## flow/design.v

```verilog
module a_s(op_a, op_m, as, outp);
   parameter        NBITS = 6;
   input [NBITS:0]  op_a;
   input [NBITS:0]  op_m;
   input            as;
   output [NBITS:0] outp;
   reg [NBITS:0]    outp;
   always @(as or op_a or op_m)
   begin: adder_subt
      if (as == 1'b1)
         outp <= op_a + op_m;
      else
         outp <= op_a - op_m;
   end
endmodule
module div_nr_wsticky(A, B, Q, sticky);
   parameter             NBITS = 6;
   parameter             PBITS = 8;
   input [NBITS-1:0]     A;
   input [NBITS-1:0]     B;
   output [PBITS-1:0]    Q;
   output                sticky;
   parameter [NBITS-1:0] ZEROS = 0;
   reg [NBITS:0]         YY_in[0:PBITS];
   reg [PBITS-1:0]       QQ_in[0:PBITS];
   reg [NBITS:0]         m_cablesIn[0:PBITS];
   wire [NBITS:0]        m_cablesOut[0:PBITS];
   wire [PBITS:0]        a_or_s;
   wire [PBITS-1:0]      QQ;
   wire [NBITS-1:0]      YY;
   wire [NBITS-1:0]      XX;
   assign XX = A;
   assign YY = B;
   assign Q = QQ;
   assign a_or_s[0] = 1'b0;
   always @(*) m_cablesIn[0] <= {1'b0, XX};
   always @(*) YY_in[0] <= {1'b0, YY};
   generate
      begin : xhdl0
         genvar                I;
         for (I = 0; I <= PBITS - 1; I = I + 1)
         begin : divisor
            a_s #(NBITS) int_mod(.op_a(m_cablesIn[I]), .op_m(YY_in[I]), .as(a_or_s[I]), .outp(m_cablesOut[I]));
         end
      end
   endgenerate
   generate
      begin : xhdl1
         genvar                I;
         for (I = 0; I <= PBITS - 1; I = I + 1)
         begin : conex
            assign a_or_s[I + 1] = m_cablesOut[I][NBITS];
            always @(*) m_cablesIn[I + 1] <= {m_cablesOut[I][NBITS - 1:0], 1'b0};
            always @(*) YY_in[I + 1] <= YY_in[I];
            always @(*) QQ_in[I + 1][I] <= a_or_s[I + 1];
            if (I > 0)
            begin : rest
               always @(*) QQ_in[I + 1][I - 1:0] <= QQ_in[I][I - 1:0];
            end
         end
      end
   endgenerate
   generate
      begin : xhdl2
         genvar                I;
         for (I = 0; I <= PBITS - 1; I = I + 1)
         begin : quotient
            assign QQ[I] = (~QQ_in[PBITS][PBITS - 1 - I]);
         end
      end
   endgenerate
   assign sticky = (m_cablesOut[PBITS - 1] == ZEROS) ? 1'b0 : 
                   1'b1;
endmodule
module FP_div(FP_A, FP_B, clk, ce, FP_Z);
   parameter         K = 32;
   parameter         P = 24;
   parameter         E = 8;
   input [K-1:0]     FP_A;
   input [K-1:0]     FP_B;
   input             clk;
   input             ce;
   output [K-1:0]    FP_Z;
   reg [K-1:0]       FP_Z;
   parameter [K-1:0] ZEROS = 1'b0;
   parameter [K-1:0] ONES = 32'hffffffff;
   parameter [E-1:0] BIAS = {1'b0, ONES[E - 2:0]};
   parameter         PBITS = P + 3;
   reg [K-1:0]       A_int;
   reg [K-1:0]       B_int;
   reg [K-1:0]       FP_Z_int;
   wire [E-1:0]      exp_A;
   wire [E-1:0]      exp_B;
   wire [P-1:0]      frac_A;
   wire [P-1:0]      frac_B;
   wire              sign_A;
   wire              sign_B;
   wire              expA_FF;
   wire              expB_FF;
   wire              expA_Z;
   wire              expB_Z;
   wire              fracA_Z;
   wire              fracB_Z;
   wire [E:0]        exp_noBIAS;
   wire [E:0]        exp_Biased;
   wire [E:0]        exp_Biased_Norm;
   wire              isNaN_A;
   wire              isNaN_B;
   wire              isInf_A;
   wire              isInf_B;
   wire              isZero_A;
   wire              isZero_B;
   wire              isNaN;
   wire              isInf;
   wire              isZero;
   wire              sign;
   wire [PBITS-1:0]  frac_div;
   wire [PBITS-1:0]  frac_div_shifted;
   wire [PBITS-2:0]  fr_sh;
   wire [P-2:0]      frac_final;
   wire              underflow;
   wire              overflow;
   wire [E-1:0]      exp_final;
   wire              sticky_bit;
   wire              div_by_zero;
   always @(posedge clk)
      begin
         if (ce == 1'b1)
         begin
            A_int <= FP_A;
            B_int <= FP_B;
         end
      end
   assign sign_A = A_int[K - 1];
   assign sign_B = B_int[K - 1];
   assign exp_A = A_int[K - 2:K - E - 1];
   assign exp_B = B_int[K - 2:K - E - 1];
   assign frac_A = {1'b1, A_int[P - 2:0]};
   assign frac_B = {1'b1, B_int[P - 2:0]};
   assign expA_FF = (A_int[K - 2:K - E - 1] == ONES[K - 2:K - E - 1]) ? 1'b1 : 
                    1'b0;
   assign expB_FF = (B_int[K - 2:K - E - 1] == ONES[K - 2:K - E - 1]) ? 1'b1 : 
                    1'b0;
   assign expA_Z = (A_int[K - 2:K - E - 1] == ZEROS[K - 2:K - E - 1]) ? 1'b1 : 
                   1'b0;
   assign expB_Z = (B_int[K - 2:K - E - 1] == ZEROS[K - 2:K - E - 1]) ? 1'b1 : 
                   1'b0;
   assign fracA_Z = (A_int[P - 2:0] == ZEROS[P - 2:0]) ? 1'b1 : 
                    1'b0;
   assign fracB_Z = (B_int[P - 2:0] == ZEROS[P - 2:0]) ? 1'b1 : 
                    1'b0;
   assign isNaN_A = expA_FF & ((~fracA_Z));
   assign isNaN_B = expB_FF & ((~fracB_Z));
   assign isInf_A = expA_FF;
   assign isInf_B = expB_FF;
   assign isZero_A = expA_Z & fracA_Z;
   assign isZero_B = expB_Z & fracB_Z;
   assign div_by_zero = expB_Z;
   assign isNaN = isNaN_A | isNaN_B;
   assign isInf = isInf_A | isInf_B | div_by_zero;
   assign isZero = isZero_A & (~isZero_B);
   assign exp_noBIAS = ({1'b0, exp_A}) - ({1'b0, exp_B});
   assign exp_Biased = exp_noBIAS + ({1'b0, BIAS});
   assign sign = sign_A ^ sign_B;
   div_nr_wsticky #(P,PBITS) a_div(.A(frac_A), .B(frac_B), .Q(frac_div), .sticky(sticky_bit));
   assign frac_div_shifted = (frac_div[PBITS - 1] == 1'b0) ? {frac_div[PBITS - 2:0], 1'b0} : 
                             frac_div;
   assign exp_Biased_Norm = (frac_div[PBITS - 1] == 1'b0) ? exp_Biased - 1 : 
                            exp_Biased;
   assign exp_final = exp_Biased_Norm[E - 1:0];
   assign overflow = (((exp_Biased_Norm[E:E - 1] == 2'b10) | (exp_Biased_Norm[E:0] == {1'b0, ONES[E - 1:0]}))) ? 1'b1 : 
                     1'b0;
   assign underflow = (((exp_Biased_Norm[E:E - 1] == 2'b11) | (exp_Biased_Norm[E - 1:0] == ZEROS[E - 1:0]))) ? 1'b1 : 
                      1'b0;
   assign fr_sh = frac_div_shifted[PBITS - 2:0];
   assign frac_final = ((fr_sh[2] == 1'b1 & (sticky_bit == 1'b1 | fr_sh[0] == 1'b1 | fr_sh[1] == 1'b1))) ? fr_sh[PBITS - 2:PBITS - P] + 1 : 
                       (((sticky_bit == 1'b1) & (fr_sh[2:0] == 3'b100) & (fr_sh[3] == 1'b1))) ? fr_sh[PBITS - 2:PBITS - P] + 1 : 
                       fr_sh[PBITS - 2:PBITS - P];
   always @(sign or isNaN or isInf or isZero or exp_final or frac_final or underflow or overflow)
   begin: packing
      FP_Z_int[K - 1] <= sign;
      if (isNaN == 1'b1)
      begin
         FP_Z_int[K - 2:P - 1] <= ONES[E - 1:0];
         FP_Z_int[P - 2:0] <= {1'b1, ZEROS[P - 3:0]};
      end
      else if ((isInf == 1'b1) | (overflow == 1'b1))
      begin
         FP_Z_int[K - 2:P - 1] <= ONES[E - 1:0];
         FP_Z_int[P - 2:0] <= ZEROS[P - 2:0];
      end
      else if ((isZero == 1'b1) | (underflow == 1'b1))
      begin
         FP_Z_int[K - 2:P - 1] <= ZEROS[E - 1:0];
         FP_Z_int[P - 2:0] <= ZEROS[P - 2:0];
      end
      else
      begin
         FP_Z_int[K - 2:P - 1] <= exp_final;
         FP_Z_int[P - 2:0] <= frac_final;
      end
   end
   always @(posedge clk)
   begin: final_reg
      begin
         if (ce == 1'b1)
            FP_Z <= FP_Z_int;
      end
   end
endmodule
```

## flow/run.sh

```bash
#!/bin/bash
# the make line also repeats each setting of config.mk as NAME=value (left out here)
make -C /OpenROAD-flow-scripts/flow DESIGN_CONFIG=/design/flow/config.mk WORK_HOME=/design/flow/orfs CLKGATE_MAP_FILE= finish
```

## flow/config.mk

```make
export PLATFORM = sky130hd
export DESIGN_NAME = FP_div
export DESIGN_NICKNAME = FP_div
export VERILOG_FILES = /design/flow/design.v
export SDC_FILE = /design/flow/constraint.sdc
export NUM_CORES = 4
export LEC_CHECK = 0
export CAP_MARGIN = 20
export CORE_MARGIN = 2
export CORE_UTILIZATION = 65
export MAX_ROUTING_LAYER = met4
export PLACE_DENSITY = 0.6
export SLEW_MARGIN = 20
```

## flow/constraint.sdc

```tcl
create_clock -name core_clock -period 54.0 [get_ports {clk}]
set_input_delay 10.8000 -clock core_clock [delete_from_list [all_inputs] [get_ports {clk}]]
set_output_delay 10.8000 -clock core_clock [all_outputs]
set_load 0.01 [all_outputs]
```

==> results of run 1 <==
==> metal layers <==
layer  global-route usage  overflow
met1                0.889       112
met3                0.815       103
met2                 1.05      1147
met4                0.932       430
met5                    -         -
==> stage by stage <==
step | cells | TNS (ps) | hold slack [ps] | util
floorplan | 6906 | -28220 | 543 | -
global placement | 10002 | -61960 | 550 | 0.895
detailed placement | 10002 | -142500 | 573 | 0.895
CTS | 10325 | -85190 | 590 | 0.945
==> repair_timing <==
item                                    in CTS
gates cloned                                 1
endpoints found under the setup margin      23
gates resized                              255
pin swaps                                  210
setup buffers                              307
hold buffers                                 0
==> metrics.log, run 1 <==
[flow] collecting metrics
INFO  metric place.detailed.hpwl = 170000 µm
INFO  metric chipArea = 0.0805 mm²
INFO  metric tritoncts.num_buffers = 9
INFO  metric clock_tree.buffer_depth = 2
INFO  metric place_area = 0.0694 mm²
INFO  metric post_synth_xor_area_fraction = 0.123
INFO  metric synth_area_leader = sky130_fd_sc_hd__ha_1
INFO  metric ys_sh_aoi = 0.255
INFO  metric dieHeight = 284 µm
INFO  metric initCoreUtil = 0.657
INFO  metric synth_flops = 96
INFO  metric netlist_top_cells_area = sky130_fd_sc_hd__ha_1 (27%), sky130_fd_sc_hd__xnor2_1 (9.7%), sky130_fd_sc_hd__nor2_1 (9.2%)
INFO  metric synth_adder_area_share = 0.281
INFO  metric groute.usage.overall = 0.925
INFO  metric number_of_rows_in_the_core_area = 102
INFO  metric synthesis.instances = 6906
INFO  metric synth-edff-count = 96
INFO  metric floorplan.nets = 8098
INFO  metric synth_cell_type_count = 107
INFO  metric tritoncts_num_sinks = 96
INFO  metric yosys_warnings = 9
INFO  metric finalWeightedCongestion = 1.08
INFO  metric dieWidth = 284 µm
INFO  metric synthSimpleGateAreaFrac = 0.183
INFO  metric grt_overflow = 1792
INFO  metric ioPinCount = 98
INFO  metric ys_seq_frac = 0.0567
INFO  metric yosys-stat-area = 0.0509 mm²
INFO  metric ctsHtreeMaxLevel = 3
INFO  metric mux_area_frac = 0.0595
INFO  metric synthMostInstantiatedCell = sky130_fd_sc_hd__nor2_1
INFO  metric synth.logic.top_family = adder cells
INFO  metric flow.first_error = [ERROR GRT-0116] Global routing finished with congestion. Check the congestion regions in the DRC Viewer.
INFO  metric ys_dominant_reg_cell = sky130_fd_sc_hd__edfxtp_1
INFO  metric dp_worst_setup_slack = -6360 ps
INFO  metric flow.stopped_at = global routing (5_1_grt)
INFO  metric top_cell_types_by_occurrence_after_synthesis = sky130_fd_sc_hd__nor2_1 (1243), sky130_fd_sc_hd__ha_1 (1100), sky130_fd_sc_hd__a21oi_1 (794)
INFO  metric syn-cell-area = 0.0509 mm²
INFO  metric synth_async_sr_flop_share = 0
INFO  metric core = 0.0775 mm²
INFO  metric portBuffers = 97
INFO  metric syn_area_per_cell = 7.37 µm²
INFO  metric synth_stat.cells = 6906
INFO  metric synth_top_area_share = 0.271
INFO  metric status = stopped before the end
INFO  metric cts_root_buf = sky130_fd_sc_hd__clkbuf_16
==> inputs of run 2 (changes only) <==
ABC_AREA = 0   (was unset)
CORE_ASPECT_RATIO = 1.04   (was unset)
CORE_MARGIN = 6   (was 2)
CORE_UTILIZATION = 22   (was 65)
CTS_CLUSTER_DIAMETER = 94   (was unset)
CTS_CLUSTER_SIZE = 61   (was unset)
GPL_TIMING_DRIVEN = 0   (was unset)
HOLD_SLACK_MARGIN = 0.11   (was unset)
MIN_ROUTING_LAYER = met1   (was unset)
PLACE_DENSITY = 0.8   (was 0.6)
TNS_END_PERCENT = 10   (was unset)
clock period = 68.2 ns   (was 54.0 ns; I/O delays follow)
==> run 2 against run 1 <==
Die area went up to 3.0 times the previous value. Synthesized area stayed put. Now clean on timing, DRC and antenna. Synthesized cell count stayed put.
==> metrics.log, run 2 <==
[flow] collecting metrics
INFO  metric route.antenna.remaining_nets = 0
INFO  metric dp_worst_setup_slack = -6280 ps (was -6360 ps)
INFO  metric worst_hold_path_type = flip-flop to flip-flop
INFO  metric min_to = FP_Z[31]
INFO  metric critPathMaxStageDelay = 620 ps
INFO  metric floorplan.nets = 8098 (unchanged)
INFO  metric top_cell_types_by_occurrence_after_synthesis = sky130_fd_sc_hd__nor2_1 (1243), sky130_fd_sc_hd__ha_1 (1100), sky130_fd_sc_hd__a21oi_1 (794) (unchanged)
INFO  metric timing.rr.end = FP_Z[19]
INFO  metric yosys_warnings = 9 (unchanged)
INFO  metric final_net_count = 8347
INFO  metric initCoreUtil = 0.222 (was 0.657)
INFO  metric ys_sh_aoi = 0.255 (unchanged)
INFO  metric critical_path.top_delay_family = AND-OR/OR-AND gates
INFO  metric dieWidth = 484 µm (was 284 µm)
INFO  metric timing.slew.headroom = 0.101
INFO  metric min_path_cells = 1
INFO  metric timing.critical_path.from = B_int[8]
INFO  metric clk-insertion-delay-late = 440 ps
INFO  metric crit_fanout = 14
INFO  metric finalWirelength = 165000 µm
INFO  metric crit_buf_inv = 32
INFO  metric ys_dominant_reg_cell = sky130_fd_sc_hd__edfxtp_1 (unchanged)
INFO  metric tritoncts_num_sinks = 96 (unchanged)
INFO  metric critical_path.slowest_cell = sky130_fd_sc_hd__or4_1
INFO  metric mux_area_frac = 0.0595 (unchanged)
INFO  metric finish.cell_count_without_fillers = 10240
INFO  metric synth.logic.top_family = adder cells (unchanged)
INFO  metric design_area = 0.0592 mm²
INFO  metric synth_flops = 96 (unchanged)
INFO  metric ys_seq_frac = 0.0567 (unchanged)
INFO  metric detail_route.wl_per_cell = 16.1 µm
INFO  metric place_area = 0.0568 mm² (was 0.0694 mm²)
INFO  metric ioPinCount = 98 (unchanged)
INFO  metric final_report_hold_violation_count = 0
INFO  metric tightestPinTransition = 1350 ps
INFO  metric first_pass_iteration_count_of_the_detailed_router = 6
INFO  metric remaining_drc_errors = 0
INFO  metric initial_antenna_violation_count = 4
INFO  metric dr.first_iter.drc_count = 4130
INFO  metric synth_cell_type_count = 107 (unchanged)
INFO  metric maximum_number_of_pins_on_one_net_before_global_route_repair = 64
INFO  metric worst_slack = 3400 ps
INFO  metric yosys-stat-area = 0.0509 mm² (unchanged)
INFO  metric global_route_wire_length_before_repair = 253000 µm
INFO  metric via_count_of_the_first_global_routing_pass = 48731
INFO  metric finalWorstPathRequiredPeriod = 64800 ps
INFO  metric dieHeight = 502 µm (was 284 µm)
INFO  metric max_freq = 15.4 MHz
INFO  metric netlist_top_cells_area = sky130_fd_sc_hd__ha_1 (27%), sky130_fd_sc_hd__xnor2_1 (9.7%), sky130_fd_sc_hd__nor2_1 (9.2%) (unchanged)
INFO  metric ctsHtreeMaxLevel = 3 (unchanged)
INFO  metric number_of_warnings_in_the_stage_logs = 423
INFO  metric cts_root_buf = sky130_fd_sc_hd__clkbuf_16 (unchanged)
INFO  metric status = no timing/DRC/antenna violations (was stopped before the end)
INFO  metric post_synth_xor_area_fraction = 0.123 (unchanged)
INFO  metric cp-start-kind = flip-flop
INFO  metric clock_tree.buffer_depth = 2 (unchanged)
INFO  metric critical-path-top-cell-by-count = sky130_fd_sc_hd__a21oi_1
INFO  metric worst_ep_required_time = 68320 ps
INFO  metric synth_stat.cells = 6906 (unchanged)
INFO  metric setup.worst_path.end = FP_Z[19]
INFO  metric clk_transition_reported_paths = 100 ps
INFO  metric synth_top_area_share = 0.271 (unchanged)
INFO  metric hold-worst-slack = 566 ps
INFO  metric path_depth = 377
INFO  metric synthSimpleGateAreaFrac = 0.183 (unchanged)
INFO  metric synthMostInstantiatedCell = sky130_fd_sc_hd__nor2_1 (unchanged)
INFO  metric tritoncts.num_buffers = 9 (unchanged)
INFO  metric post-place-cells = 10141 (was 10002)
INFO  metric finalWeightedCongestion = 0.952 (was 1.08)
INFO  metric synth-edff-count = 96 (unchanged)
INFO  metric place.detailed.hpwl = 132000 µm (was 170000 µm)
INFO  metric setup_viol_count_final = 0
INFO  metric dr_total_vias = 51909
INFO  metric worst-r2r-setup-slack = 3400 ps
INFO  metric flow.area_growth_from_synthesis = 16.3%
INFO  metric core = 0.229 mm² (was 0.0775 mm²)
INFO  metric cap_violations = 0
INFO  metric synth_adder_area_share = 0.281 (unchanged)
INFO  metric synth_async_sr_flop_share = 0 (unchanged)
INFO  metric groute.usage.overall = 0.128
INFO  metric reg2reg_from = B_int[8]
INFO  metric timing.reg2reg.worst_path_depth = 377
INFO  metric syn-cell-area = 0.0509 mm² (unchanged)
INFO  metric drt-vias-per-instance = 5.07
INFO  metric chipArea = 0.243 mm² (was 0.0805 mm²)
INFO  metric timing.clock.skew = 26.9 ps
INFO  metric portBuffers = 97 (unchanged)
INFO  metric cts_tree = yes
INFO  metric syn_area_per_cell = 7.37 µm² (unchanged)
INFO  metric min_from = A_int[31]
INFO  metric number_of_rows_in_the_core_area = 179 (was 102)
INFO  metric max_transition_viols_final = 0
INFO  metric grt_overflow = 0
INFO  metric synthesis.instances = 6906 (unchanged)
INFO  metric critical_path_arrival = 64930 ps
INFO  metric crit_path_end_kind = flip-flop
INFO  metric synth_area_leader = sky130_fd_sc_hd__ha_1 (unchanged)
INFO  metric worst-setup-path-type = flip-flop to flip-flop
INFO  metric finalCritPeriodShare = 0.950
==> run 2: repair_timing <==
item,in CTS,in global routing
setup endpoints to repair,23,23
resized,85,292
pin swaps,6,48
setup buffers,17,73
hold buffers,0,0
==> run 2: metrics by stage <==
stage	util	TNS [ps]
after CTS	0.251	0
after global placement	0.243	-177720
after floorplan	-	0
after global routing	0.258	-12240
final	0.258	0
after detailed placement	0.248	-135080
==> run 2: area by class of cell <==
type	instances	area, µm²
clock inverter	7	72.6
inverter	363	1440
fill	24618	170000
tap	3077	3850
buffer	147	971
sequential	96	2880
antenna	3	7.51
timing repair buffer	248	2810
clock buffer	9	225
multi-input combinational	6290	46900
==> run 2: per-layer routing <==
layer	GRT usage	vias to the layer above	share of wire
met2	0.212	2147	0.45
met3	0.0172	567	0.079
met1	0.155	24166	0.41
met4	0.0618	0	0.061
li1	-	25029	-
met5	-	-	0
==> inputs of run 3 (changes only) <==
ABC_AREA = unset   (was 0)
CORE_ASPECT_RATIO = 0.96   (was 1.04)
CORE_MARGIN = 2   (was 6)
CORE_UTILIZATION = 24   (was 22)
CTS_CLUSTER_DIAMETER = 369   (was 94)
CTS_CLUSTER_SIZE = unset   (was 61)
GPL_ROUTABILITY_DRIVEN = 0   (was unset)
GPL_TIMING_DRIVEN = unset   (was 0)
HOLD_SLACK_MARGIN = unset   (was 0.11)
MAX_ROUTING_LAYER = met5   (was met4)
MIN_ROUTING_LAYER = met2   (was met1)
PLACE_DENSITY = unset   (was 0.8)
PLACE_DENSITY_LB_ADDON = 0.14   (was unset)
TNS_END_PERCENT = unset   (was 10)
clock period = 80.0 ns   (was 68.2 ns; I/O delays follow)
==> run 3 against run 2 <==
Still clean. Fmax shrank 8.8%. Hold slack lost 7.1 ps. Utilization grew 0.71 points. Critical endpoint is now FP_Z[15]. Clock skew grew 11 ps. Die area shrank 11%. Highest routed layer is now met5. Via count grew 34%.
==> metrics.log, run 3 <==
[flow] collecting metrics
INFO  metric setup_viol_count_final = 0 (unchanged)
INFO  metric dr_total_vias = 69771 (was 51909)
INFO  metric path_depth = 349 (was 377)
INFO  metric layer_with_the_highest_usage = met3 (was met2)
INFO  metric synth_adder_area_share = 0.281 (unchanged)
INFO  metric core = 0.211 mm² (was 0.229 mm²)
INFO  metric status = no timing/DRC/antenna violations (unchanged)
INFO  metric grt_use_met2 = 0.327 (was 0.212)
INFO  metric postCtsSetupBuffers = 0 (was 17)
INFO  metric cap_violations = 0 (unchanged)
INFO  metric first_pass_iteration_count_of_the_detailed_router = 12 (was 6)
INFO  metric synth_async_sr_flop_share = 0 (unchanged)
INFO  metric dieHeight = 455 µm (was 502 µm)
INFO  metric min_from = A_int[31] (unchanged)
INFO  metric setup.worst_path.end = FP_Z[15] (was FP_Z[19])
INFO  metric number_of_warnings_in_the_stage_logs = 423 (unchanged)
INFO  metric floorplan.nets = 8098 (unchanged)
INFO  metric crit_fanout = 46 (was 14)
INFO  metric critPathMaxStageDelay = 890 ps (was 620 ps)
INFO  metric dp_worst_setup_slack = 11300 ps (was -6280 ps)
INFO  metric portBuffers = 97 (unchanged)
INFO  metric dieWidth = 474 µm (was 484 µm)
INFO  metric finalWorstPathRequiredPeriod = 71060 ps (was 64800 ps)
INFO  metric finalCritPeriodShare = 0.888 (was 0.950)
INFO  metric cp-start-kind = flip-flop (unchanged)
INFO  metric synthMostInstantiatedCell = sky130_fd_sc_hd__nor2_1 (unchanged)
INFO  metric clk-insertion-delay-late = 470 ps (was 440 ps)
INFO  metric critical_path_arrival = 71170 ps (was 64930 ps)
INFO  metric number_of_rows_in_the_core_area = 165 (was 179)
INFO  metric timing.critical_path.from = B_int[2] (was B_int[8])
INFO  metric synth-edff-count = 96 (unchanged)
INFO  metric synth_flops = 96 (unchanged)
INFO  metric worst_ep_required_time = 80110 ps (was 68320 ps)
INFO  metric synthesis.instances = 6906 (unchanged)
INFO  metric use_met3 = 0.362 (was 0.0172)
INFO  metric timing.rr.end = FP_Z[15] (was FP_Z[19])
INFO  metric syn-cell-area = 0.0509 mm² (unchanged)
INFO  metric post_synth_xor_area_fraction = 0.123 (unchanged)
INFO  metric worst-setup-path-type = flip-flop to flip-flop (unchanged)
INFO  metric synth_area_leader = sky130_fd_sc_hd__ha_1 (unchanged)
INFO  metric mux_area_frac = 0.0595 (unchanged)
INFO  metric groute.usage.overall = 0.270 (was 0.128)
INFO  metric hold-worst-slack = 559 ps (was 566 ps)
INFO  metric chipArea = 0.216 mm² (was 0.243 mm²)
INFO  metric yosys-stat-area = 0.0509 mm² (unchanged)
INFO  metric tritoncts.num_buffers = 9 (unchanged)
INFO  metric tritoncts_num_sinks = 96 (unchanged)
INFO  metric netlist_top_cells_area = sky130_fd_sc_hd__ha_1 (27%), sky130_fd_sc_hd__xnor2_1 (9.7%), sky130_fd_sc_hd__nor2_1 (9.2%) (unchanged)
INFO  metric global_route_wire_length_before_repair = 296000 µm (was 253000 µm)
INFO  metric drt-vias-per-instance = 7.17 (was 5.07)
INFO  metric max_transition_viols_final = 0 (unchanged)
INFO  metric clock_tree.buffer_depth = 2 (unchanged)
INFO  metric syn_area_per_cell = 7.37 µm² (unchanged)
INFO  metric timing.slew.headroom = 0.257 (was 0.101)
INFO  metric dr.first_iter.drc_count = 9878 (was 4130)
INFO  metric worst_hold_path_type = flip-flop to flip-flop (unchanged)
INFO  metric ctsHtreeMaxLevel = 3 (unchanged)
INFO  metric ys_sh_aoi = 0.255 (unchanged)
INFO  metric route.antenna.remaining_nets = 0 (unchanged)
INFO  metric yosys_warnings = 9 (unchanged)
INFO  metric ioPinCount = 98 (unchanged)
INFO  metric synth_stat.cells = 6906 (unchanged)
INFO  metric tightestPinTransition = 1110 ps (was 1350 ps)
INFO  metric finalWirelength = 197000 µm (was 165000 µm)
INFO  metric worst_slack = 8940 ps (was 3400 ps)
INFO  metric min_to = FP_Z[31] (unchanged)
INFO  metric cts_tree = yes (unchanged)
INFO  metric ys_seq_frac = 0.0567 (unchanged)
INFO  metric worst-r2r-setup-slack = 8940 ps (was 3400 ps)
INFO  metric met1_use_gr = 0 (was 0.155)
INFO  metric min_path_cells = 1 (unchanged)
INFO  metric synth_top_area_share = 0.271 (unchanged)
INFO  metric critical_path.slowest_cell = sky130_fd_sc_hd__nor3_1 (was sky130_fd_sc_hd__or4_1)
INFO  metric timing.clock.skew = 38.0 ps (was 26.9 ps)
INFO  metric initial_antenna_violation_count = 0 (was 4)
INFO  metric critical_path.top_delay_family = AND-OR/OR-AND gates (unchanged)
INFO  metric via_count_of_the_first_global_routing_pass = 74179 (was 48731)
INFO  metric crit_buf_inv = 17 (was 32)
INFO  metric maximum_number_of_pins_on_one_net_before_global_route_repair = 61 (was 64)
INFO  metric detail_route.wl_per_cell = 20.3 µm (was 16.1 µm)
INFO  metric reg2reg_from = B_int[2] (was B_int[8])
INFO  metric ys_dominant_reg_cell = sky130_fd_sc_hd__edfxtp_1 (unchanged)
INFO  metric place.detailed.hpwl = 148000 µm (was 132000 µm)
INFO  metric flow.area_growth_from_synthesis = 9.75% (was 16.3%)
INFO  metric grt_overflow = 0 (unchanged)
INFO  metric crit_path_end_kind = flip-flop (unchanged)
INFO  metric design_area = 0.0558 mm² (was 0.0592 mm²)
INFO  metric timing.reg2reg.worst_path_depth = 349 (was 377)
INFO  metric max_freq = 14.1 MHz (was 15.4 MHz)
INFO  metric remaining_drc_errors = 0 (unchanged)
INFO  metric final_net_count = 8148 (was 8347)
INFO  metric synthSimpleGateAreaFrac = 0.183 (unchanged)
INFO  metric critical-path-top-cell-by-count = sky130_fd_sc_hd__a21o_1 (was sky130_fd_sc_hd__a21oi_1)
INFO  metric post_cts_resized = 0 (was 85)
INFO  metric place_area = 0.0555 mm² (was 0.0568 mm²)
INFO  metric clk_transition_reported_paths = 120 ps (was 100 ps)
INFO  metric synth_cell_type_count = 107 (unchanged)
INFO  metric grt_setup_unrepaired = false
INFO  metric initCoreUtil = 0.242 (was 0.222)
INFO  metric cts_root_buf = sky130_fd_sc_hd__clkbuf_16 (unchanged)
INFO  metric cts-hold-fix-buffers = 0 (unchanged)
INFO  metric timing.setup.tns = 0 ps (unchanged)
INFO  metric final_report_hold_violation_count = 0 (unchanged)
INFO  metric top_cell_types_by_occurrence_after_synthesis = sky130_fd_sc_hd__nor2_1 (1243), sky130_fd_sc_hd__ha_1 (1100), sky130_fd_sc_hd__a21oi_1 (794) (unchanged)
INFO  metric synth.logic.top_family = adder cells (unchanged)
==> run 3: area by class of cell <==
| class | count | area (µm²) |
|---|---|---|
| tap | 2755 | 3450 |
| multi-input combinational | 6290 | 46100 |
| fill | 23269 | 155000 |
| inverter | 363 | 1360 |
| clock inverter | 7 | 110 |
| antenna | 13 | 32.5 |
| timing repair buffer | 196 | 1710 |
| sequential | 96 | 2880 |
| clock buffer | 9 | 225 |
==> run 3: metrics by stage <==
| stage | utilization | instances |
|---|---|---|
| finish | 0.265 | 9729 |
| global route | 0.265 | 9716 |
| global placement | 0.263 | 9700 |
| CTS | 0.265 | 9716 |
| detailed placement | 0.263 | 9700 |
| floorplan | - | 6906 |
==> run 3: layer usage <==
layer,up-vias,part of all wire
li1,24314,-
met1,24384,0
met3,1584,0.41
met5,-,0.011
met4,48,0.072
met2,19441,0.51
==> inputs of run 4 (changes only) <==
CELL_PAD_IN_SITES_GLOBAL_PLACEMENT = 3   (was unset)
CORE_ASPECT_RATIO = 0.5   (was 0.96)
CORE_UTILIZATION = 40   (was 24)
CTS_CLUSTER_DIAMETER = 400   (was 369)
CTS_CLUSTER_SIZE = 98   (was unset)
GPL_ROUTABILITY_DRIVEN = unset   (was 0)
GPL_TIMING_DRIVEN = 0   (was unset)
HOLD_SLACK_MARGIN = 0.16   (was unset)
MAX_ROUTING_LAYER = unset   (was met5)
MIN_ROUTING_LAYER = unset   (was met2)
PLACE_DENSITY = 0.43   (was unset)
PLACE_DENSITY_LB_ADDON = unset   (was 0.14)
SETUP_SLACK_MARGIN = -1.8   (was unset)
TNS_END_PERCENT = 15   (was unset)
==> run 4 against run 3 <==
Setup slack lost 4800 ps. Synthesized cell count is the same. Highest routed layer is now met4. Critical endpoint unchanged. Final area decreased by 0.24%. Count of clock-buffer cells in the layout stayed put. Critical path type unchanged. Critical path depth rose by 15. Still clean on timing, DRC and antenna. Register-to-register slack got worse by 4800 ps.
==> metrics.log, run 4 <==
[flow] collecting metrics
INFO  metric detail_route.wl_per_cell = 21.6 µm (was 20.3 µm)
INFO  metric worst-r2r-setup-slack = 4110 ps (was 8940 ps)
INFO  metric crit_fanout = 28 (was 46)
INFO  metric synth_stat.cells = 6906 (unchanged)
INFO  metric place.detailed.hpwl = 160000 µm (was 148000 µm)
INFO  metric netlist_top_cells_area = sky130_fd_sc_hd__ha_1 (27%), sky130_fd_sc_hd__xnor2_1 (9.7%), sky130_fd_sc_hd__nor2_1 (9.2%) (unchanged)
INFO  metric min_from = A_int[31] (unchanged)
INFO  metric timing.rr.end = FP_Z[15] (unchanged)
INFO  metric first_pass_iteration_count_of_the_detailed_router = 6 (was 12)
INFO  metric cp-start-kind = flip-flop (unchanged)
INFO  metric floorplan.nets = 8098 (unchanged)
INFO  metric ys_sh_aoi = 0.255 (unchanged)
INFO  metric clk-insertion-delay-late = 410 ps (was 470 ps)
INFO  metric crit_buf_inv = 29 (was 17)
INFO  metric cts_root_buf = sky130_fd_sc_hd__clkbuf_16 (unchanged)
INFO  metric synthesis.instances = 6906 (unchanged)
INFO  metric synthMostInstantiatedCell = sky130_fd_sc_hd__nor2_1 (unchanged)
INFO  metric cap_violations = 0 (unchanged)
INFO  metric number_of_rows_in_the_core_area = 92 (was 165)
INFO  metric tritoncts.num_buffers = 9 (unchanged)
INFO  metric synth_async_sr_flop_share = 0 (unchanged)
INFO  metric place_area = 0.0553 mm² (was 0.0555 mm²)
INFO  metric critical_path_arrival = 76020 ps (was 71170 ps)
INFO  metric top_cell_types_by_occurrence_after_synthesis = sky130_fd_sc_hd__nor2_1 (1243), sky130_fd_sc_hd__ha_1 (1100), sky130_fd_sc_hd__a21oi_1 (794) (unchanged)
INFO  metric final_report_hold_violation_count = 0 (unchanged)
INFO  metric clock_tree.buffer_depth = 2 (unchanged)
INFO  metric critical_path.top_delay_family = AND-OR/OR-AND gates (unchanged)
INFO  metric finalWirelength = 190000 µm (was 197000 µm)
INFO  metric worst_hold_path_type = flip-flop to flip-flop (unchanged)
INFO  metric post_synth_xor_area_fraction = 0.123 (unchanged)
INFO  metric clk_transition_reported_paths = 90 ps (was 120 ps)
INFO  metric status = no timing/DRC/antenna violations (unchanged)
INFO  metric reg2reg_from = B_int[3] (was B_int[2])
INFO  metric synth-edff-count = 96 (unchanged)
INFO  metric timing.clock.skew = 11.0 ps (was 38.0 ps)
INFO  metric groute.usage.overall = 0.282 (was 0.270)
INFO  metric chipArea = 0.130 mm² (was 0.216 mm²)
INFO  metric tightestPinTransition = 1270 ps (was 1110 ps)
INFO  metric multi_input_comb_area = 0.0459 mm² (was 0.0461 mm²)
INFO  metric number_of_warnings_in_the_stage_logs = 425 (was 423)
INFO  metric area.sequential = 0.00288 mm² (unchanged)
INFO  metric finalCritPeriodShare = 0.949 (was 0.888)
INFO  metric dr.first_iter.drc_count = 4047 (was 9878)
INFO  metric maximum_number_of_pins_on_one_net_before_global_route_repair = 75 (was 61)
INFO  metric timing.reg2reg.worst_path_depth = 364 (was 349)
INFO  metric synth_cell_type_count = 107 (unchanged)
INFO  metric ys_seq_frac = 0.0567 (unchanged)
INFO  metric portBuffers = 97 (unchanged)
INFO  metric setup_viol_count_final = 0 (unchanged)
INFO  metric worst-setup-path-type = flip-flop to flip-flop (unchanged)
INFO  metric synth.logic.top_family = adder cells (unchanged)
INFO  metric synth_top_area_share = 0.271 (unchanged)
INFO  metric route.antenna.remaining_nets = 0 (unchanged)
INFO  metric path_depth = 364 (was 349)
INFO  metric setup.worst_path.end = FP_Z[15] (unchanged)
INFO  metric critical-path-top-cell-by-count = sky130_fd_sc_hd__a21oi_1 (was sky130_fd_sc_hd__a21o_1)
INFO  metric grt_overflow = 0 (unchanged)
INFO  metric synth_area_leader = sky130_fd_sc_hd__ha_1 (unchanged)
INFO  metric global_route_wire_length_before_repair = 287000 µm (was 296000 µm)
INFO  metric dieHeight = 256 µm (was 455 µm)
INFO  metric synthSimpleGateAreaFrac = 0.183 (unchanged)
INFO  metric syn_area_per_cell = 7.37 µm² (unchanged)
INFO  metric timing.slew.headroom = 0.149 (was 0.257)
INFO  metric cts_tree = yes (unchanged)
INFO  metric crit_path_end_kind = flip-flop (unchanged)
INFO  metric tritoncts_num_sinks = 96 (unchanged)
INFO  metric syn-cell-area = 0.0509 mm² (unchanged)
INFO  metric synth_adder_area_share = 0.281 (unchanged)
INFO  metric finalWorstPathRequiredPeriod = 75890 ps (was 71060 ps)
INFO  metric initCoreUtil = 0.404 (was 0.242)
INFO  metric flow.area_growth_from_synthesis = 9.48% (was 9.75%)
INFO  metric ys_dominant_reg_cell = sky130_fd_sc_hd__edfxtp_1 (unchanged)
INFO  metric synth_flops = 96 (unchanged)
INFO  metric max_freq = 13.2 MHz (was 14.1 MHz)
INFO  metric dr_total_vias = 50162 (was 69771)
INFO  metric final_net_count = 8281 (was 8148)
INFO  metric via_count_of_the_first_global_routing_pass = 48035 (was 74179)
INFO  metric critPathMaxStageDelay = 810 ps (was 890 ps)
INFO  metric yosys_warnings = 9 (unchanged)
INFO  metric core = 0.126 mm² (was 0.211 mm²)
INFO  metric yosys-stat-area = 0.0509 mm² (unchanged)
INFO  metric max_transition_viols_final = 0 (unchanged)
INFO  metric design_area = 0.0557 mm² (was 0.0558 mm²)
INFO  metric finalWeightedCongestion = 0.887
INFO  metric dieWidth = 508 µm (was 474 µm)
INFO  metric worst_ep_required_time = 80130 ps (was 80110 ps)
INFO  metric initial_antenna_violation_count = 8 (was 0)
INFO  metric critical_path.slowest_cell = sky130_fd_sc_hd__edfxtp_1 (was sky130_fd_sc_hd__nor3_1)
INFO  metric timing.critical_path.from = B_int[3] (was B_int[2])
INFO  metric min_to = FP_Z[31] (unchanged)
INFO  metric ctsHtreeMaxLevel = 3 (unchanged)
INFO  metric remaining_drc_errors = 0 (unchanged)
INFO  metric drt-vias-per-instance = 5.71 (was 7.17)
INFO  metric mux_area_frac = 0.0595 (unchanged)
INFO  metric min_path_cells = 1 (unchanged)
INFO  metric ioPinCount = 98 (unchanged)
INFO  metric final.fill_count = 12988 (was 23269)
run 4: repair_timing:
item,4_1_cts,5_1_grt
hold buffers,0,0
setup buffers,0,3
gates resized,0,4
setup endpoints to repair,0,23
run 4: layout make-up:
class | instances | area share
multi-input cells | 6290 | 0.824
flip-flops and latches | 96 | 0.0518
repair buffers | 176 | 0.0416
well taps | 1692 | 0.0380
inverters | 363 | 0.0251
plain buffers | 153 | 0.0132
clock buffers | 9 | 0.00404
clock inverters | 7 | 0.00173
diodes | 1 | 0.0000449
run 4: stage by stage:
| stage | util | setup WS [ps] | hold slack (ps) | TNS [ps] | instances |
|---|---|---|---|---|---|
| detailed placement | 0.439 | 3540 | 560 | 0 | 8771 |
| floorplan | - | 19080 | 543 | 0 | 6906 |
| finish | 0.442 | 4110 | 572 | 0 | 8787 |
| global route | 0.442 | -1680 | 585 | -28690 | 8786 |
| CTS | 0.441 | 3180 | 572 | 0 | 8787 |
| global placement | 0.428 | -580 | 545 | -3810 | 8695 |
run 4: routing by layer:
metal  global-route usage  up-vias  share of wire  wire length, µm
met1                0.433    23896           0.52            99100
li1                     -    24858              -                -
met5                    0        -              0                0
met2                0.422     1275           0.41            77000
met3               0.0333      133          0.058            11000
met4               0.0373        0          0.013             2440
==> inputs of run 5 (changes only) <==
ABC_AREA = 1   (was unset)
CELL_PAD_IN_SITES_GLOBAL_PLACEMENT = unset   (was 3)
CORE_ASPECT_RATIO = 0.55   (was 0.5)
CORE_UTILIZATION = 65   (was 40)
CTS_CLUSTER_DIAMETER = 359   (was 400)
CTS_CLUSTER_SIZE = 61   (was 98)
GPL_TIMING_DRIVEN = unset   (was 0)
HOLD_SLACK_MARGIN = -0.09   (was 0.16)
MAX_ROUTING_LAYER = met4   (was unset)
MIN_ROUTING_LAYER = met1   (was unset)
PLACE_DENSITY = unset   (was 0.43)
PLACE_DENSITY_LB_ADDON = 0.03   (was unset)
SETUP_SLACK_MARGIN = unset   (was -1.8)
SLEW_MARGIN = 35   (was 20)
TNS_END_PERCENT = 5   (was 15)
clock period = 46.0 ns   (was 80.0 ns; I/O delays follow)
==> run 5 against run 4 <==
The run now fails in global routing (5_1_grt). Die area decreased by 32%. Synthesized area increased by 11%. Synthesized cell count increased by 27%.
==> metrics.log, run 5 <==
[flow] collecting metrics
INFO  metric synth_area_leader = sky130_fd_sc_hd__ha_1 (unchanged)
INFO  metric tritoncts.num_buffers = 9 (unchanged)
INFO  metric grt_overflow = 84
INFO  metric synth_flops = 96 (unchanged)
INFO  metric ctsHtreeMaxLevel = 3 (unchanged)
INFO  metric synth.logic.top_family = adder cells (unchanged)
INFO  metric clock_tree.buffer_depth = 2 (unchanged)
INFO  metric dieWidth = 401 µm (was 508 µm)
INFO  metric yosys-stat-area = 0.0564 mm² (was 0.0509 mm²)
INFO  metric synth_stat.cells = 8757 (was 6906)
INFO  metric number_of_rows_in_the_core_area = 80 (was 92)
INFO  metric floorplan.nets = 9949 (was 8098)
INFO  metric synthesis.instances = 8757 (was 6906)
INFO  metric finalWeightedCongestion = 1.19 (was 0.887)
INFO  metric initCoreUtil = 0.653 (was 0.404)
INFO  metric mux_area_frac = 0.0112 (was 0.0595)
INFO  metric chipArea = 0.0892 mm² (was 0.130 mm²)
INFO  metric top_cell_types_by_occurrence_after_synthesis = sky130_fd_sc_hd__inv_1 (1487), sky130_fd_sc_hd__nand2_1 (1389), sky130_fd_sc_hd__ha_1 (1100) (was sky130_fd_sc_hd__nor2_1 (1243), sky130_fd_sc_hd__ha_1 (1100), sky130_fd_sc_hd__a21oi_1 (794))
INFO  metric place.detailed.hpwl = 189000 µm (was 160000 µm)
INFO  metric synth_cell_type_count = 77 (was 107)
INFO  metric ioPinCount = 98 (unchanged)
INFO  metric status = stopped before the end (was no timing/DRC/antenna violations)
INFO  metric cts-hold-fix-buffers = 0 (unchanged)
INFO  metric cts_root_buf = sky130_fd_sc_hd__clkbuf_16 (unchanged)
INFO  metric syn_area_per_cell = 6.44 µm² (was 7.37 µm²)
INFO  metric flow.stopped_at = global routing (5_1_grt)
INFO  metric portBuffers = 97 (unchanged)
INFO  metric synth_async_sr_flop_share = 0 (unchanged)
INFO  metric synthMostInstantiatedCell = sky130_fd_sc_hd__inv_1 (was sky130_fd_sc_hd__nor2_1)
INFO  metric tritoncts_num_sinks = 96 (unchanged)
INFO  metric synth_adder_area_share = 0.253 (was 0.281)
INFO  metric synth-edff-count = 96 (unchanged)
INFO  metric dieHeight = 222 µm (was 256 µm)
INFO  metric synth_top_area_share = 0.244 (was 0.271)
INFO  metric place_area = 0.0720 mm² (was 0.0553 mm²)
INFO  metric yosys_warnings = 9 (unchanged)
INFO  metric ys_dominant_reg_cell = sky130_fd_sc_hd__edfxtp_1 (unchanged)
INFO  metric core = 0.0863 mm² (was 0.126 mm²)
INFO  metric flow.first_error = [ERROR GRT-0232] Routing congestion too high. Check the congestion heatmap in the GUI.
INFO  metric synthSimpleGateAreaFrac = 0.236 (was 0.183)
INFO  metric ys_seq_frac = 0.0512 (was 0.0567)
INFO  metric groute.usage.overall = 0.728
INFO  metric netlist_top_cells_area = sky130_fd_sc_hd__ha_1 (24%), sky130_fd_sc_hd__inv_1 (9.9%), sky130_fd_sc_hd__nand2_1 (9.3%) (was sky130_fd_sc_hd__ha_1 (27%), sky130_fd_sc_hd__xnor2_1 (9.7%), sky130_fd_sc_hd__nor2_1 (9.2%))
INFO  metric syn-cell-area = 0.0564 mm² (was 0.0509 mm²)
INFO  metric dp_worst_setup_slack = -3890 ps (was 3540 ps)
INFO  metric post_synth_xor_area_fraction = 0.0901 (was 0.123)
INFO  metric ys_sh_aoi = 0.233 (was 0.255)
[run 5: through the flow]
| stage | std cells | setup TNS (ps) |
|---|---|---|
| floorplan | 8757 | 0 |
| global placement | 11758 | -55080 |
| detailed placement | 11758 | -87500 |
| CTS | 11894 | -130 |
[run 5: metal layers]
layer | overflow | global-route usage
met1 | 9 | 0.760
met2 | 39 | 0.881
met3 | 4 | 0.553
met4 | 32 | 0.600
met5 | - | -
[run 5: what timing repair did]
item / 4_1_cts
pin swaps: 166
cloned: 1
setup endpoints to repair: 23
gates resized: 385
setup buffers: 119
==> inputs of run 6 (changes only) <==
CORE_ASPECT_RATIO = unset   (was 0.55)
CORE_UTILIZATION = 72   (was 65)
CTS_CLUSTER_DIAMETER = unset   (was 359)
CTS_CLUSTER_SIZE = 40   (was 61)
HOLD_SLACK_MARGIN = 0.3   (was -0.09)
MAX_ROUTING_LAYER = unset   (was met4)
MIN_ROUTING_LAYER = unset   (was met1)
PLACE_DENSITY_LB_ADDON = 0.19   (was 0.03)
SLEW_MARGIN = 20   (was 35)
TNS_END_PERCENT = unset   (was 5)
clock period = 42.1 ns   (was 46.0 ns; I/O delays follow)
==> run 6 against run 5 <==
The run fails in detailed placement (3_5_place_dp). Synthesized area unchanged. Die area decreased by 9.7%. Synthesized cell count unchanged.
==> metrics.log, run 6 <==
[flow] collecting metrics
INFO  metric status = stopped before the end (unchanged)
INFO  metric flow.stopped_at = detailed placement (3_5_place_dp) (was global routing (5_1_grt))
INFO  metric flow.first_error = [ERROR DPL-0038] Utilization greater than 100%, impossible to legalize (was [ERROR GRT-0232] Routing congestion too high. Check the congestion heatmap in the GUI.)
INFO  metric synthSimpleGateAreaFrac = 0.236 (unchanged)
INFO  metric syn_area_per_cell = 6.44 µm² (unchanged)
INFO  metric synthesis.instances = 8757 (unchanged)
INFO  metric ys_sh_aoi = 0.233 (unchanged)
INFO  metric ioPinCount = 98 (unchanged)
INFO  metric core = 0.0775 mm² (was 0.0863 mm²)
INFO  metric synth_top_area_share = 0.244 (unchanged)
INFO  metric initCoreUtil = 0.727 (was 0.653)
INFO  metric synth_async_sr_flop_share = 0 (unchanged)
INFO  metric synth_flops = 96 (unchanged)
INFO  metric yosys_warnings = 9 (unchanged)
INFO  metric mux_area_frac = 0.0112 (unchanged)
INFO  metric synth-edff-count = 96 (unchanged)
INFO  metric synth_cell_type_count = 77 (unchanged)
INFO  metric dieHeight = 284 µm (was 222 µm)
INFO  metric synth_stat.cells = 8757 (unchanged)
INFO  metric ys_dominant_reg_cell = sky130_fd_sc_hd__edfxtp_1 (unchanged)
INFO  metric syn-cell-area = 0.0564 mm² (unchanged)
INFO  metric synthMostInstantiatedCell = sky130_fd_sc_hd__inv_1 (unchanged)
INFO  metric number_of_rows_in_the_core_area = 102 (was 80)
INFO  metric chipArea = 0.0805 mm² (was 0.0892 mm²)
INFO  metric finalWeightedCongestion = 1.07 (was 1.19)
INFO  metric top_cell_types_by_occurrence_after_synthesis = sky130_fd_sc_hd__inv_1 (1487), sky130_fd_sc_hd__nand2_1 (1389), sky130_fd_sc_hd__ha_1 (1100) (unchanged)
INFO  metric netlist_top_cells_area = sky130_fd_sc_hd__ha_1 (24%), sky130_fd_sc_hd__inv_1 (9.9%), sky130_fd_sc_hd__nand2_1 (9.3%) (unchanged)
INFO  metric synth_adder_area_share = 0.253 (unchanged)
INFO  metric dieWidth = 284 µm (was 401 µm)
INFO  metric yosys-stat-area = 0.0564 mm² (unchanged)
INFO  metric synth.logic.top_family = adder cells (unchanged)
INFO  metric floorplan.nets = 9949 (unchanged)
INFO  metric portBuffers = 97 (unchanged)
INFO  metric ys_seq_frac = 0.0512 (unchanged)
INFO  metric synth_area_leader = sky130_fd_sc_hd__ha_1 (unchanged)
INFO  metric post_synth_xor_area_fraction = 0.0901 (unchanged)
[run 6: per-stage QoR]
stage	instances	setup TNS, ps
global placement	12342	-44980
floorplan	8757	-30180
==> inputs of run 7 (changes only) <==
ABC_AREA = unset   (was 1)
CORE_UTILIZATION = 57   (was 72)
CTS_CLUSTER_SIZE = unset   (was 40)
HOLD_SLACK_MARGIN = unset   (was 0.3)
PLACE_DENSITY_LB_ADDON = unset   (was 0.19)
clock period = 65.7 ns   (was 42.1 ns; I/O delays follow)
==> run 7 against run 6 <==
Synthesized cell count shrank 21%. Synthesized area decreased by 9.7%. Now clean on timing, DRC and antenna. Die area increased by 14%.
==> metrics.log, run 7 <==
[flow] collecting metrics
INFO  metric worst_ep_required_time = 65830 ps
INFO  metric dr_total_vias = 50088
INFO  metric min_path_cells = 1
INFO  metric clk_transition_reported_paths = 110 ps
INFO  metric core = 0.0884 mm² (was 0.0775 mm²)
INFO  metric finalCritPeriodShare = 0.927
INFO  metric crit_buf_inv = 13
INFO  metric first_pass_iteration_count_of_the_detailed_router = 6
INFO  metric post-place-cells = 8116
INFO  metric cap_violations = 0
INFO  metric place.detailed.hpwl = 130000 µm
INFO  metric tritoncts_num_sinks = 96
INFO  metric ctsHtreeMaxLevel = 3
INFO  metric path_depth = 357
INFO  metric finalWorstPathRequiredPeriod = 60930 ps
INFO  metric dieHeight = 303 µm (was 284 µm)
INFO  metric synth_flops = 96 (unchanged)
INFO  metric flow.area_growth_from_synthesis = 8.83%
INFO  metric min_from = A_int[31]
INFO  metric detail_route.wl_per_cell = 20.6 µm
INFO  metric number_of_warnings_in_the_stage_logs = 425
INFO  metric critical_path_arrival = 61060 ps
INFO  metric worst-r2r-setup-slack = 4770 ps
INFO  metric crit_fanout = 34
INFO  metric netlist_top_cells_area = sky130_fd_sc_hd__ha_1 (27%), sky130_fd_sc_hd__xnor2_1 (9.7%), sky130_fd_sc_hd__nor2_1 (9.2%) (was sky130_fd_sc_hd__ha_1 (24%), sky130_fd_sc_hd__inv_1 (9.9%), sky130_fd_sc_hd__nand2_1 (9.3%))
INFO  metric setup.worst_path.end = FP_Z[19]
INFO  metric max_freq = 16.4 MHz
INFO  metric wl_met1 = 74700 µm
INFO  metric setup_viol_count_final = 0
INFO  metric clock_tree.buffer_depth = 2
INFO  metric highest_layer = met5
INFO  metric yosys_warnings = 9 (unchanged)
INFO  metric groute.usage.overall = 0.354
INFO  metric worst_slack = 4770 ps
INFO  metric synthesis.instances = 6906 (was 8757)
INFO  metric worst_hold_path_type = flip-flop to flip-flop
INFO  metric ys_seq_frac = 0.0567 (was 0.0512)
INFO  metric synth_stat.cells = 6906 (was 8757)
INFO  metric post_route_utilization = 0.627
INFO  metric synth_top_area_share = 0.271 (was 0.244)
INFO  metric drt-vias-per-instance = 6.10
INFO  metric finish.cell_count_without_fillers = 8213
INFO  metric dieWidth = 303 µm (was 284 µm)
INFO  metric syn_area_per_cell = 7.37 µm² (was 6.44 µm²)
INFO  metric maximum_number_of_pins_on_one_net_before_global_route_repair = 52
INFO  metric syn-cell-area = 0.0509 mm² (was 0.0564 mm²)
INFO  metric global_route_wire_length_before_repair = 257000 µm
INFO  metric timing.critical_path.from = B_int[4]
INFO  metric critPathMaxStageDelay = 660 ps
INFO  metric number_of_rows_in_the_core_area = 109 (was 102)
INFO  metric mux_area_frac = 0.0595 (was 0.0112)
INFO  metric route.antenna.remaining_nets = 0
INFO  metric area.sequential = 0.00288 mm²
INFO  metric yosys-stat-area = 0.0509 mm² (was 0.0564 mm²)
INFO  metric post_synth_xor_area_fraction = 0.123 (was 0.0901)
INFO  metric timing.setup.tns = 0 ps
INFO  metric remaining_drc_errors = 0
INFO  metric cts_root_buf = sky130_fd_sc_hd__clkbuf_16
INFO  metric cp-start-kind = flip-flop
INFO  metric max_transition_viols_final = 0
INFO  metric critical-path-top-cell-by-count = sky130_fd_sc_hd__a21o_1
INFO  metric ys_sh_aoi = 0.255 (was 0.233)
INFO  metric timing.rr.end = FP_Z[19]
INFO  metric cts_tree = yes
INFO  metric clk-insertion-delay-late = 440 ps
INFO  metric dp_worst_setup_slack = 483 ps
INFO  metric critical_path.slowest_cell = sky130_fd_sc_hd__or4_2
INFO  metric critical_path.top_delay_family = AND-OR/OR-AND gates
INFO  metric synth-edff-count = 96 (unchanged)
INFO  metric min_to = FP_Z[31]
INFO  metric timing.reg2reg.worst_path_depth = 357
INFO  metric timing.slew.headroom = 0.258
INFO  metric wl_met3 = 11800 µm
INFO  metric floorplan.nets = 8098 (was 9949)
INFO  metric reg2reg_from = B_int[4]
INFO  metric ys_dominant_reg_cell = sky130_fd_sc_hd__edfxtp_1 (unchanged)
INFO  metric synthSimpleGateAreaFrac = 0.183 (was 0.236)
INFO  metric place_area = 0.0535 mm²
INFO  metric finalWirelength = 169000 µm
INFO  metric hold-worst-slack = 564 ps
INFO  metric synthMostInstantiatedCell = sky130_fd_sc_hd__nor2_1 (was sky130_fd_sc_hd__inv_1)
INFO  metric initCoreUtil = 0.576 (was 0.727)
INFO  metric tightestPinTransition = 1110 ps
INFO  metric final_net_count = 8234
INFO  metric synth_cell_type_count = 107 (was 77)
INFO  metric crit_path_end_kind = flip-flop
INFO  metric status = no timing/DRC/antenna violations (was stopped before the end)
INFO  metric initial_antenna_violation_count = 6
INFO  metric via_count_of_the_first_global_routing_pass = 46499
INFO  metric final.fill_count = 8304
INFO  metric chipArea = 0.0917 mm² (was 0.0805 mm²)
INFO  metric ioPinCount = 98 (unchanged)
INFO  metric finalWeightedCongestion = 0.969 (was 1.07)
INFO  metric top_cell_types_by_occurrence_after_synthesis = sky130_fd_sc_hd__nor2_1 (1243), sky130_fd_sc_hd__ha_1 (1100), sky130_fd_sc_hd__a21oi_1 (794) (was sky130_fd_sc_hd__inv_1 (1487), sky130_fd_sc_hd__nand2_1 (1389), sky130_fd_sc_hd__ha_1 (1100))
INFO  metric timing.clock.skew = 28.7 ps
INFO  metric synth_adder_area_share = 0.281 (was 0.253)
INFO  metric design_area = 0.0554 mm²
INFO  metric tritoncts.num_buffers = 9
INFO  metric synth_async_sr_flop_share = 0 (unchanged)
INFO  metric synth.logic.top_family = adder cells (unchanged)
INFO  metric multi_input_comb_area = 0.0468 mm²
INFO  metric worst-setup-path-type = flip-flop to flip-flop
INFO  metric grt_overflow = 0
INFO  metric dr.first_iter.drc_count = 3829
INFO  metric final_report_hold_violation_count = 0
INFO  metric met2_wirelength = 73500 µm
INFO  metric portBuffers = 97 (unchanged)
INFO  metric synth_area_leader = sky130_fd_sc_hd__ha_1 (unchanged)
run 7: repair_timing:
item                                    4_1_cts  5_1_grt
hold buffers                                  0        0
setup buffers                                 0       77
endpoints found under the setup margin        0       23
gates resized                                 0      176
run 7: metal layers:
layer / up-vias / global-route usage
li1: 24758 / -
met1: 23351 / 0.462
met2: 1630 / 0.571
met3: 345 / 0.0506
met4: 4 / 0.172
met5: - / 0
run 7: final cells by class:
cell class	instances	share of cell area
clock buffers	9	0.00407
well taps	1165	0.0263
diodes	1	0.0000452
clock inverters	7	0.00165
flip-flops and latches	96	0.0521
multi-input cells	6291	0.845
inverters	363	0.0248
repair buffers	281	0.0460
==> inputs of run 8 (changes only) <==
CORE_UTILIZATION = 45   (was 57)
PLACE_DENSITY = 0.6   (was unset)
SETUP_SLACK_MARGIN = 5.0   (was unset)
clock period = 70.5 ns   (was 65.7 ns; I/O delays follow)
==> run 8 against run 7 <==
Still clean on timing, DRC and antenna. Die area increased by 26%. Global-route usage shrank 7.9 points. Non-clock buffer count is 42 higher. Hold slack gained 9.0 ps. Critical path depth down 2. Sequential share of layout area shrank 0.14 points. Setup slack improved by 4700 ps. Final cell count is 4.6% higher. Final area up 2.8%.
==> metrics.log, run 8 <==
[flow] collecting metrics
INFO  metric status = no timing/DRC/antenna violations (unchanged)
INFO  metric number_of_warnings_in_the_stage_logs = 423 (was 425)
INFO  metric detail_route.wl_per_cell = 19.6 µm (was 20.6 µm)
INFO  metric cts_tree = yes (unchanged)
INFO  metric dr_total_vias = 49679 (was 50088)
INFO  metric final_net_count = 8276 (was 8234)
INFO  metric area.sequential = 0.00288 mm² (unchanged)
INFO  metric yosys_warnings = 9 (unchanged)
INFO  metric timing.setup.tns = 0 ps (unchanged)
INFO  metric initial_antenna_violation_count = 9 (was 6)
INFO  metric critPathMaxStageDelay = 720 ps (was 660 ps)
INFO  metric global_route_wire_length_before_repair = 257000 µm (about the same)
INFO  metric place.detailed.hpwl = 129000 µm (was 130000 µm)
INFO  metric max_transition_viols_final = 0 (unchanged)
INFO  metric cap_violations = 0 (unchanged)
INFO  metric finalWirelength = 169000 µm (about the same)
INFO  metric yosys-stat-area = 0.0509 mm² (unchanged)
INFO  metric synth-edff-count = 96 (unchanged)
INFO  metric post_synth_xor_area_fraction = 0.123 (unchanged)
INFO  metric antenna_cells = 0 (was 1)
INFO  metric groute.usage.overall = 0.275 (was 0.354)
INFO  metric via_count_of_the_first_global_routing_pass = 46910 (was 46499)
INFO  metric number_of_rows_in_the_core_area = 123 (was 109)
INFO  metric synth_flops = 96 (unchanged)
INFO  metric netlist_top_cells_area = sky130_fd_sc_hd__ha_1 (27%), sky130_fd_sc_hd__xnor2_1 (9.7%), sky130_fd_sc_hd__nor2_1 (9.2%) (unchanged)
INFO  metric timing.slew.headroom = 0.303 (was 0.258)
INFO  metric finalCritPeriodShare = 0.866 (was 0.927)
INFO  metric synth_stat.cells = 6906 (unchanged)
INFO  metric finalWorstPathRequiredPeriod = 61080 ps (was 60930 ps)
INFO  metric initCoreUtil = 0.453 (was 0.576)
INFO  metric syn_area_per_cell = 7.37 µm² (unchanged)
INFO  metric worst-r2r-setup-slack = 9420 ps (was 4770 ps)
INFO  metric path_depth = 355 (was 357)
INFO  metric synth_area_leader = sky130_fd_sc_hd__ha_1 (unchanged)
INFO  metric setup.worst_path.end = FP_Z[19] (unchanged)
INFO  metric crit_buf_inv = 20 (was 13)
INFO  metric top_cell_types_by_occurrence_after_synthesis = sky130_fd_sc_hd__nor2_1 (1243), sky130_fd_sc_hd__ha_1 (1100), sky130_fd_sc_hd__a21oi_1 (794) (unchanged)
INFO  metric tightestPinTransition = 1040 ps (was 1110 ps)
INFO  metric portBuffers = 97 (unchanged)
INFO  metric timing.clock.skew = 21.2 ps (was 28.7 ps)
INFO  metric drt-vias-per-instance = 5.78 (was 6.10)
INFO  metric crit_fanout = 34 (unchanged)
INFO  metric synthesis.instances = 6906 (unchanged)
INFO  metric worst_hold_path_type = flip-flop to flip-flop (unchanged)
INFO  metric final.fill_count = 11112 (was 8304)
INFO  metric reg2reg_from = B_int[5] (was B_int[4])
INFO  metric min_from = A_int[31] (unchanged)
INFO  metric dr.first_iter.drc_count = 3871 (was 3829)
INFO  metric first_pass_iteration_count_of_the_detailed_router = 6 (unchanged)
INFO  metric flow.area_growth_from_synthesis = 11.9% (was 8.83%)
INFO  metric cts_root_buf = sky130_fd_sc_hd__clkbuf_16 (unchanged)
INFO  metric worst_ep_required_time = 70640 ps (was 65830 ps)
INFO  metric critical-path-top-cell-by-count = sky130_fd_sc_hd__a21o_1 (unchanged)
INFO  metric setup_viol_count_final = 0 (unchanged)
INFO  metric timing.reg2reg.worst_path_depth = 355 (was 357)
INFO  metric critical_path_arrival = 61220 ps (was 61060 ps)
INFO  metric floorplan.nets = 8098 (unchanged)
INFO  metric ys_sh_aoi = 0.255 (unchanged)
INFO  metric crit_path_end_kind = flip-flop (unchanged)
INFO  metric ioPinCount = 98 (unchanged)
INFO  metric multi_input_comb_area = 0.0472 mm² (was 0.0468 mm²)
INFO  metric max_freq = 16.4 MHz (about the same)
INFO  metric synthMostInstantiatedCell = sky130_fd_sc_hd__nor2_1 (unchanged)
INFO  metric ys_seq_frac = 0.0567 (unchanged)
INFO  metric synth.logic.top_family = adder cells (unchanged)
INFO  metric final_report_hold_violation_count = 0 (unchanged)
INFO  metric post-place-cells = 8467 (was 8116)
INFO  metric dieWidth = 340 µm (was 303 µm)
INFO  metric synth_adder_area_share = 0.281 (unchanged)
INFO  metric timing.rr.end = FP_Z[19] (unchanged)
INFO  metric finish.cell_count_without_fillers = 8589 (was 8213)
INFO  metric syn-cell-area = 0.0509 mm² (unchanged)
INFO  metric clk_transition_reported_paths = 90 ps (was 110 ps)
INFO  metric synth_async_sr_flop_share = 0 (unchanged)
INFO  metric finalWeightedCongestion = 0.940 (was 0.969)
INFO  metric ctsHtreeMaxLevel = 3 (unchanged)
INFO  metric clock_tree.buffer_depth = 2 (unchanged)
INFO  metric clk-insertion-delay-late = 420 ps (was 440 ps)
INFO  metric grt_overflow = 0 (unchanged)
INFO  metric chipArea = 0.116 mm² (was 0.0917 mm²)
INFO  metric tritoncts.num_buffers = 9 (unchanged)
INFO  metric mux_area_frac = 0.0595 (unchanged)
INFO  metric worst-setup-path-type = flip-flop to flip-flop (unchanged)
INFO  metric dieHeight = 340 µm (was 303 µm)
INFO  metric tritoncts_num_sinks = 96 (unchanged)
INFO  metric critical_path.top_delay_family = AND-OR/OR-AND gates (unchanged)
INFO  metric synth_cell_type_count = 107 (unchanged)
INFO  metric grt_setup_unrepaired = false
INFO  metric cp-start-kind = flip-flop (unchanged)
INFO  metric min_path_cells = 1 (unchanged)
INFO  metric synthSimpleGateAreaFrac = 0.183 (unchanged)
INFO  metric core = 0.112 mm² (was 0.0884 mm²)
INFO  metric route.antenna.remaining_nets = 0 (unchanged)
INFO  metric timing.critical_path.from = B_int[5] (was B_int[4])
INFO  metric maximum_number_of_pins_on_one_net_before_global_route_repair = 52 (unchanged)
INFO  metric remaining_drc_errors = 0 (unchanged)
INFO  metric synth_top_area_share = 0.271 (unchanged)
INFO  metric min_to = FP_Z[31] (unchanged)
INFO  metric ys_dominant_reg_cell = sky130_fd_sc_hd__edfxtp_1 (unchanged)
INFO  metric critical_path.slowest_cell = sky130_fd_sc_hd__or4_2 (unchanged)
==> run 8: what timing repair did <==
item | in CTS | in global routing
pin swaps | 2 | 50
buffers inserted | 5 | 83
endpoints found under the setup margin | 23 | 23
hold buffers | 0 | 0
gates cloned | 0 | 17
resized | 29 | 293
==> run 8: routing by layer <==
layer / track usage / vias to the layer above / part of all wire
met1: 0.368 / 23153 / 0.46
met2: 0.461 / 1414 / 0.45
met3: 0.0361 / 276 / 0.060
met5: 0 / - / 0.000036
li1: - / 24834 / -
met4: 0.0773 / 2 / 0.031
==> run 8: cell type report <==
cell class,instances,share of cell area
multi-input combinational,6291,0.829
timing repair buffer,323,0.0576
sequential,96,0.0506
tap,1500,0.0330
inverter,363,0.0243
clock buffer,9,0.00396
clock inverter,7,0.00143
==> run 8: per-stage QoR <==
stage / hold slack [ps] / setup WS (ps) / instance area (µm²) / util
6_report: 573 / 9420 / 56900 / 0.507
2_1_floorplan: 543 / 9580 / 50900 / -
3_5_place_dp: 552 / 3310 / 54100 / 0.481
3_3_place_gp: 550 / 3660 / 54100 / 0.481
5_1_grt: 585 / 4590 / 56900 / 0.507
4_1_cts: 574 / 5090 / 54500 / 0.485
